## run 1
==> flow/design.v <==
`timescale 1ns / 1ps
module axilite(
    input clk, reset, trigger, ARREADY, RVALID, AWREADY, WREADY, BVALID,
    input[4:0] length,
    input[31:0] source_address, destination_address, RDATA,
    output reg done, ARVALID, RREADY, AWVALID, WVALID, BREADY,
    output reg[31:0] ARADDR, AWADDR, WDATA,
    output reg[4:0] r_count, w_count);
    parameter READ_NONE=3'b000,
              READ_ADDR=3'b001,
              READ_DATA=3'b010,
              READ_STORE=3'b011,
              READ_DONE=3'b100;
    parameter WRITE_NONE=3'b000,          
              WRITE_ADDR=3'b001,
              WRITE_DATA=3'b010,
              WRITE_VALID=3'b011,
              WRITE_DONE=3'b100;
    reg [2:0] r_state, w_state;
    reg fifo_rd;
    reg aw_sent, w_sent;
    wire fifo_wr;
    wire fifo_full, fifo_empty;
    wire [31:0] fifo_data;
    wire start;
    wire [4:0] words;
    assign start = trigger && (w_state==WRITE_NONE);
    assign words = {2'b00, length[4:2]};
    assign fifo_wr = (r_state==READ_DATA) && RREADY && RVALID;
    FIFO fifom(.clk(clk), .reset(reset), .FIFO_RD(fifo_rd), .FIFO_WR(fifo_wr), .RDATA(RDATA), .FIFO_EMPTY(fifo_empty), .FIFO_FULL(fifo_full),
                .DATA_OUT(fifo_data));
    always @(posedge clk) begin
        if(reset) begin
            r_state<= READ_NONE;
            ARVALID<=0;
            RREADY<=0;
            r_count<= 0;
         end
         else begin
            case(r_state)
            READ_NONE: begin
                       if(start) begin
                        ARADDR<= source_address;
                        r_count<= words;
                        if(words!=0) begin
                         ARVALID<=1;
                         r_state<= READ_ADDR; end
                        end
                       end
            READ_ADDR: begin
                       if(ARREADY) begin
                       ARVALID<=0;
                       RREADY<=!fifo_full;
                       r_state<= READ_DATA; end
                       end 
            READ_DATA: begin
                       if(!RREADY)
                        RREADY<=!fifo_full;
                       else if(RVALID) begin
                        RREADY<=0;
                        r_count<=r_count-1;
                        r_state<= READ_STORE; end
                       end 
            READ_STORE: begin
                         r_state<=READ_DONE;
                        end
            READ_DONE: begin
                       if(r_count==0)
                        r_state<=READ_NONE;
                       else begin
                        ARADDR<=ARADDR+4; 
                        ARVALID<=1;
                        r_state<=READ_ADDR; end
                       end
            default:   r_state<=READ_NONE;
            endcase
        end
   end 
   always @(posedge clk) begin
           if(reset) begin
            w_state<= WRITE_NONE;
            AWVALID<=0;
            WVALID<=0;
            BREADY<=0;
            fifo_rd<=0;
            aw_sent<=0;
            w_sent<=0;
            done<=0;
            w_count<= 0;
           end
           else begin 
            fifo_rd<=0;
            case(w_state)
            WRITE_NONE: begin
                         if(start) begin
                          AWADDR<=destination_address;
                          w_count<=words;
                          done<=(words==0);
                          if(words!=0)
                           w_state<=WRITE_ADDR;
                          end
                         end
            WRITE_ADDR: begin
                         if(!fifo_empty) begin 
                          fifo_rd<=1; 
                          w_state<=WRITE_VALID; end
                         end
            WRITE_VALID: begin
                         if(!fifo_rd) begin
                          WDATA<=fifo_data;
                          AWVALID<=1;
                          WVALID<=1;
                          aw_sent<=0;
                          w_sent<=0;
                          w_state<=WRITE_DATA; end
                         end
            WRITE_DATA: begin
                         if(AWREADY && AWVALID) begin
                          AWVALID<=0;
                          aw_sent<=1;
                         end
                         if(WREADY && WVALID) begin
                          WVALID<=0;
                          w_sent<=1;
                         end
                         if((aw_sent || (AWREADY && AWVALID)) && (w_sent || (WREADY && WVALID))) begin
                          BREADY<=1;
                          w_state<=WRITE_DONE; end
                        end
            WRITE_DONE: begin
                         if(BVALID) begin
                          BREADY<=0;
                          w_count<=w_count-1;
                          if(w_count==1) begin
                           done<=1;
                           w_state<=WRITE_NONE; end
                          else begin
                           AWADDR<=AWADDR+4;
                           w_state<=WRITE_ADDR; end
                          end
                        end
            default:    w_state<=WRITE_NONE;
            endcase
      end
     end
endmodule
module FIFO(
    input clk, reset, FIFO_RD, FIFO_WR,
    input [31:0] RDATA,
    output FIFO_EMPTY, FIFO_FULL,
    output reg[31:0] DATA_OUT);
    reg[4:0] fifo_depth;
    reg[31:0] fifo_mem[0:15];
    reg[3:0] n,m;
    integer i;
    assign FIFO_EMPTY = (fifo_depth==0);
    assign FIFO_FULL = (fifo_depth==16);
    always @(posedge clk) begin
    if(reset) begin
                n<=0;
                m<=0;
                fifo_depth<=0;
                DATA_OUT<=0;
                for (i=0; i<16; i=i+1) begin
                fifo_mem[i]<=0; 
                end
               end
    else begin
            if(!FIFO_FULL && FIFO_WR)
                begin
                    fifo_mem[n]<=RDATA;
                    n<=(n==15)? 0:n+1;
                end
            if( !FIFO_EMPTY && FIFO_RD )
                begin
                    DATA_OUT<=fifo_mem[m];
                    m<=(m==15)? 0:m+1;
                end
            fifo_depth<=fifo_depth+(!FIFO_FULL && FIFO_WR)-(!FIFO_EMPTY && FIFO_RD);
          end
     end 
endmodule
Settings: LEC_CHECK=0, CAP_MARGIN=20, CORE_MARGIN=2, CORE_UTILIZATION=72, CTS_CLUSTER_DIAMETER=25, CTS_CLUSTER_SIZE=15, HOLD_SLACK_MARGIN=-0.1, SETUP_SLACK_MARGIN=0.12, SLEW_MARGIN=20; clock period 2.47 ns.
run.sh (not shown) runs the stock make flow with config.mk's settings and CLKGATE_MAP_FILE=.
Run 1 did not finish; a tool error ended it in global routing.
diff inputs: run 1 => run 2
--- a/flow/config.mk
+++ b/flow/config.mk
@@ -10,5 +10 @@
-export CORE_UTILIZATION = 72
-export CTS_CLUSTER_DIAMETER = 25
-export CTS_CLUSTER_SIZE = 15
-export HOLD_SLACK_MARGIN = -0.1
-export SETUP_SLACK_MARGIN = 0.12
+export CORE_UTILIZATION = 40
==> flow/constraint.sdc <==
create_clock -name core_clock -period 4.0 [get_ports {clk}]
set_input_delay 0.8000 -clock core_clock [delete_from_list [all_inputs] [get_ports {clk}]]
set_output_delay 0.8000 -clock core_clock [all_outputs]
set_load 0.01 [all_outputs]
Findings:
Run 2: all stages complete, timing, DRC and antenna checks passed. Reported for run 1 and run 2, cell count in the Yosys report turned out identical to the last digit. Compared with run 1, run 2 shows a die area that is about 80% higher. Final HPWL from detailed placement: run 2 < run 1. Of run 1 and run 2, run 2 shows the higher die width, with run 1 below it.

---

job 520:
// axilite: RTL as listed in full above, without the edits since
Settings: LEC_CHECK=0, ABC_AREA=1, CAP_MARGIN=20, CORE_MARGIN=2, CORE_UTILIZATION=72, CTS_CLUSTER_DIAMETER=210, CTS_CLUSTER_SIZE=15, PLACE_DENSITY_LB_ADDON=0.19, SETUP_SLACK_MARGIN=0.63, SLEW_MARGIN=20; clock period 4.08 ns.
Job 520 completed every stage of the flow, and the final layout passed the timing, DRC and antenna checks.
Here is what was changed in the inputs of job 8878 compared with job 520.
Settings: CTS_CLUSTER_SIZE changed from 15 to 47; HOLD_SLACK_MARGIN newly set to -0.04; CTS_CLUSTER_DIAMETER removed (was 210); ABC_AREA removed (was 1); PLACE_DENSITY_LB_ADDON removed (was 0.19); SETUP_SLACK_MARGIN changed from 0.63 to -0.19; the clock period (ns, I/O delays scaled along) changed from 4.08 to 2.59.
## What came out
Comparing the two runs side by side, job 8878 comes out behind job 520 on total power.
Number of buffers and inverters on the critical path delta for job 8878 relative to job 520: 2 lower
Switching power up about 60% in job 8878 wrt job 520
Per the comparison of job 8878 with job 520, first-pass GRT wire length moved down, number of nets at floorplan moved down, amount of wire on met2 after detailed routing has decreased, synthesized flop and latch total comparable.
Final checks on job 8878, whose flow otherwise completed, came back failing, citing setup timing.
> inputs changed (job 8878 -> job 3992)
Settings: a change of CORE_UTILIZATION from 72 to 31; a deleted HOLD_SLACK_MARGIN that had been -0.04; a deleted CTS_CLUSTER_SIZE that had been 47; a deleted SETUP_SLACK_MARGIN that had been -0.19; a change of the clock period (ns, I/O delays scaled along) from 2.59 to 4.12.
Per the final summary, job 3992 finished and its layout is clean on timing, DRC and antenna.
The final reports for job 3992 and job 8878 show area overhead of the layout relative to synthesis higher in the former.
| global-route usage | job 3992 vs job 8878 | 21 points lower |
In job 3992, the headroom to the max-slew limit came out 4.8 points below the value in job 8878.
Here is what was changed in the inputs of job 7935 compared with job 3992.
Settings: ABC_AREA now 1, previously not set; CORE_UTILIZATION now 70, was 31; CTS_CLUSTER_SIZE now 49, previously not set; PLACE_DENSITY now 0.82, previously not set; CELL_PAD_IN_SITES_DETAIL_PLACEMENT now 0, previously not set; CORE_ASPECT_RATIO now 1.13, previously not set; CTS_CLUSTER_DIAMETER now 27, previously not set; SETUP_SLACK_MARGIN now 0.47, previously not set; the clock period (ns, I/O delays scaled along) now 1.78, was 4.12.
==> results <==
Job 7935 did not finish: a tool error stopped it during 5_1_grt.
Reported for job 7935 and job 3992, buffer levels on the longest clock path turned out identical to the last digit.
Chip height in job 7935 vs job 3992: down 28%
Job 7935: cell count after synthesis is 54% higher than what job 3992 reported.
Yosys chip area came out higher on job 7935 than on job 3992.
Number of buffers inserted during clock tree synthesis was higher in the run labelled job 7935.
Job 7935 vs job 3992: die footprint down by more than half
Looking at yosys cell count, job 7935 sits 1275 above job 3992.
Between job 7935 and job 3992, pre-CTS worst setup slack is higher for job 3992, job 7935 comes in under that.
The share of synthesized area occupied by flip-flops and latches of job 7935 falls short of that of job 3992 by 2.4 points.
Of job 7935 and job 3992, it is job 7935 that has the higher count of buffers added by post-CTS timing repair for setup.
> inputs changed (job 7935 -> job 7388)
Settings: a deleted CORE_ASPECT_RATIO that had been 1.13; a deleted SETUP_SLACK_MARGIN that had been 0.47; a deleted CTS_CLUSTER_DIAMETER that had been 27; a deleted ABC_AREA that had been 1; a deleted CELL_PAD_IN_SITES_DETAIL_PLACEMENT that had been 0; a deleted PLACE_DENSITY that had been 0.82; a change of CORE_UTILIZATION from 70 to 64; a deleted CTS_CLUSTER_SIZE that had been 49; a change of the clock period (ns, I/O delays scaled along) from 1.78 to 2.16.
Results
No crash in job 7388: every stage finished, but the layout fails its final checks due to setup timing. Of job 7388 and job 7935, the run reporting the higher count of standard-cell rows was job 7935. The higher number of buffers inserted during clock tree synthesis of job 7388 and job 7935 is in job 7935. NOTE summed standard-cell area reported by yosys job 7935->job 7388 decreased by a few percent. Compared with job 7935, in job 7388 floorplan die area saw an increase; die outline height went down 3.4%; netlist area before placement moved down.

---

Starts from the design.v that is shown in full above.
Settings: LEC_CHECK=0, CAP_MARGIN=0, CELL_PAD_IN_SITES_DETAIL_PLACEMENT=1, CELL_PAD_IN_SITES_GLOBAL_PLACEMENT=2, CORE_MARGIN=2, CORE_UTILIZATION=21, GPL_ROUTABILITY_DRIVEN=0, GPL_TIMING_DRIVEN=0, HOLD_SLACK_MARGIN=0.11, MIN_ROUTING_LAYER=met1, SLEW_MARGIN=40; clock period 2.05 ns.
The first run completed and failed the layout checks on setup timing.
Edit:
Settings changed: CAP_MARGIN 0 to 20, CELL_PAD_IN_SITES_DETAIL_PLACEMENT 1 to not set, CELL_PAD_IN_SITES_GLOBAL_PLACEMENT 2 to not set, CORE_UTILIZATION 21 to 68, CTS_CLUSTER_SIZE set to 47, GPL_ROUTABILITY_DRIVEN 0 to not set, GPL_TIMING_DRIVEN 0 to not set, HOLD_SLACK_MARGIN 0.11 to not set, MIN_ROUTING_LAYER met1 to not set, SETUP_SLACK_MARGIN set to -0.19, SLEW_MARGIN 40 to 20.
Clock period 2.05 ns to 1.86 ns, I/O delays scaled along.
The new run finished but fails on setup timing; clock-buffer cell count fell by 41; combinational power rose by about 4%; die area fell by 69%; sequential power rose by about 10%.
Edit:
Settings changed: CORE_UTILIZATION 68 to 72, CTS_CLUSTER_SIZE 47 to not set, PLACE_DENSITY_LB_ADDON set to 0.19, SETUP_SLACK_MARGIN -0.19 to 0.63.
Clock period 1.86 ns to 4.08 ns, I/O delays scaled along.
The new run produced a clean layout. Hold slack gains 0.15 ns. Global-route usage climbs by 2.2 points. Clock-buffer cell count climbs by 8. Combinational power drops by well over a third. Worst setup slack gains 1.8 ns. Cell area drops by a little under a tenth. Sequential share of layout area climbs by 4.1 points. Critical path depth is unchanged. Area after synthesis is unchanged.

---

Starts from the design.v that is shown in full above.
Settings: LEC_CHECK=0, CAP_MARGIN=20, CORE_MARGIN=2, CORE_UTILIZATION=40, SLEW_MARGIN=20; clock period 3.12 ns.
The first run completed without violations.
Rerun with:
- ABC_AREA: not set -> 1
- CORE_MARGIN: 2 -> 6
- CTS_CLUSTER_DIAMETER: not set -> 119
- GPL_TIMING_DRIVEN: not set -> 1
- MIN_ROUTING_LAYER: not set -> met2
- PLACE_DENSITY_LB_ADDON: not set -> 0.05
- TNS_END_PERCENT: not set -> 60
- clock period: 3.12 -> 5.2 ns (I/O delays scaled with it)
Final area stays flat.
Routed wire length grows by 21%.
Fmax went down by 8.4%.
Global-route usage grows by 12 points.
Clock-buffer cell count grows by 10.
Synthesized cell count climbs by 54%.
Register-to-register slack improved by 1.8 ns.
Rerun with:
- ABC_AREA: 1 -> not set
- CORE_MARGIN: 6 -> 2
- CORE_UTILIZATION: 40 -> 70
- CTS_CLUSTER_DIAMETER: 119 -> not set
- CTS_CLUSTER_SIZE: not set -> 47
- GPL_TIMING_DRIVEN: 1 -> not set
- MIN_ROUTING_LAYER: met2 -> not set
- PLACE_DENSITY_LB_ADDON: 0.05 -> not set
- SETUP_SLACK_MARGIN: not set -> 0.26
- TNS_END_PERCENT: 60 -> not set
- clock period: 5.2 -> 1.78 ns (I/O delays scaled with it)
This time the run stopped in global routing, error ODB-0269; synthesized area goes down by 3.8%; die area decreases by 47%; synthesized cell count decreases by 35%.
Rerun with:
- CORE_UTILIZATION: 70 -> 72
- CTS_CLUSTER_DIAMETER: not set -> 389
- CTS_CLUSTER_SIZE: 47 -> 27
- HOLD_SLACK_MARGIN: not set -> -0.1
- SETUP_SLACK_MARGIN: 0.26 -> not set
- TNS_END_PERCENT: not set -> 5
- clock period: 1.78 -> 2.09 ns (I/O delays scaled with it)
Result:
- The new run completed, yet does not pass: setup timing
- die area falls by 2.7%
- synthesized cell count does not change
- synthesized area is unchanged

---

RTL: the design.v shown in full above, as it stands there.
export LEC_CHECK = 0
export CAP_MARGIN = 20
export CORE_MARGIN = 2
export CORE_UTILIZATION = 67
export CTS_CLUSTER_SIZE = 27
export SLEW_MARGIN = 20
create_clock -name core_clock -period 2.07 [get_ports {clk}]
The baseline completed, yet does not pass: setup timing.
Change:
CTS_CLUSTER_SIZE = not set   (was 27)
clock period = 3.12 ns   (was 2.07 ns; I/O delays follow)
=>
- Now the flow finished with timing, DRC and antenna clean
- hold slack improved by 0.24 ns
- cell area goes down by a few percent
- flip-flop count does not change
- fmax goes down by a few percent
- power goes down by a quarter to a third
- global-route usage goes down by 3.1 points
- worst setup slack improved by 0.84 ns
- sequential share of layout area goes up by 2.7 points

---

Starts from the design.v that is shown in full above.
Settings: LEC_CHECK=0, CAP_MARGIN=0, CELL_PAD_IN_SITES_DETAIL_PLACEMENT=1, CELL_PAD_IN_SITES_GLOBAL_PLACEMENT=2, CORE_MARGIN=2, CORE_UTILIZATION=21, GPL_ROUTABILITY_DRIVEN=0, MIN_ROUTING_LAYER=met2, SLEW_MARGIN=40; clock period 2.05 ns.
The starting point completed and failed the layout checks on setup timing.
Change:
CAP_MARGIN = 20   (was 0)
CELL_PAD_IN_SITES_DETAIL_PLACEMENT = not set   (was 1)
CELL_PAD_IN_SITES_GLOBAL_PLACEMENT = not set   (was 2)
CORE_UTILIZATION = 72   (was 21)
CTS_CLUSTER_DIAMETER = 362   (was not set)
CTS_CLUSTER_SIZE = 15   (was not set)
GPL_ROUTABILITY_DRIVEN = not set   (was 0)
MIN_ROUTING_LAYER = not set   (was met2)
SETUP_SLACK_MARGIN = -0.18   (was not set)
SLEW_MARGIN = 20   (was 40)
clock period = 1.77 ns   (was 2.05 ns; I/O delays follow)
What happened: The new run ran to the end with violations: setup timing; cell area drops by 8.5%; worst setup slack got worse by 0.45 ns; total power is lower by about 4%; sequential share of layout area grows by 4.4 points; routed wire length shrinks by about 8%; worst hold slack is better by 0.011 ns; sequential cell count is unchanged; sequential power came out higher by about 16%; final cell count fell by about 30%; clock power went down by 27%; clock-buffer cell count is lower by 19.
Power is estimated from default activity; no workload was simulated.
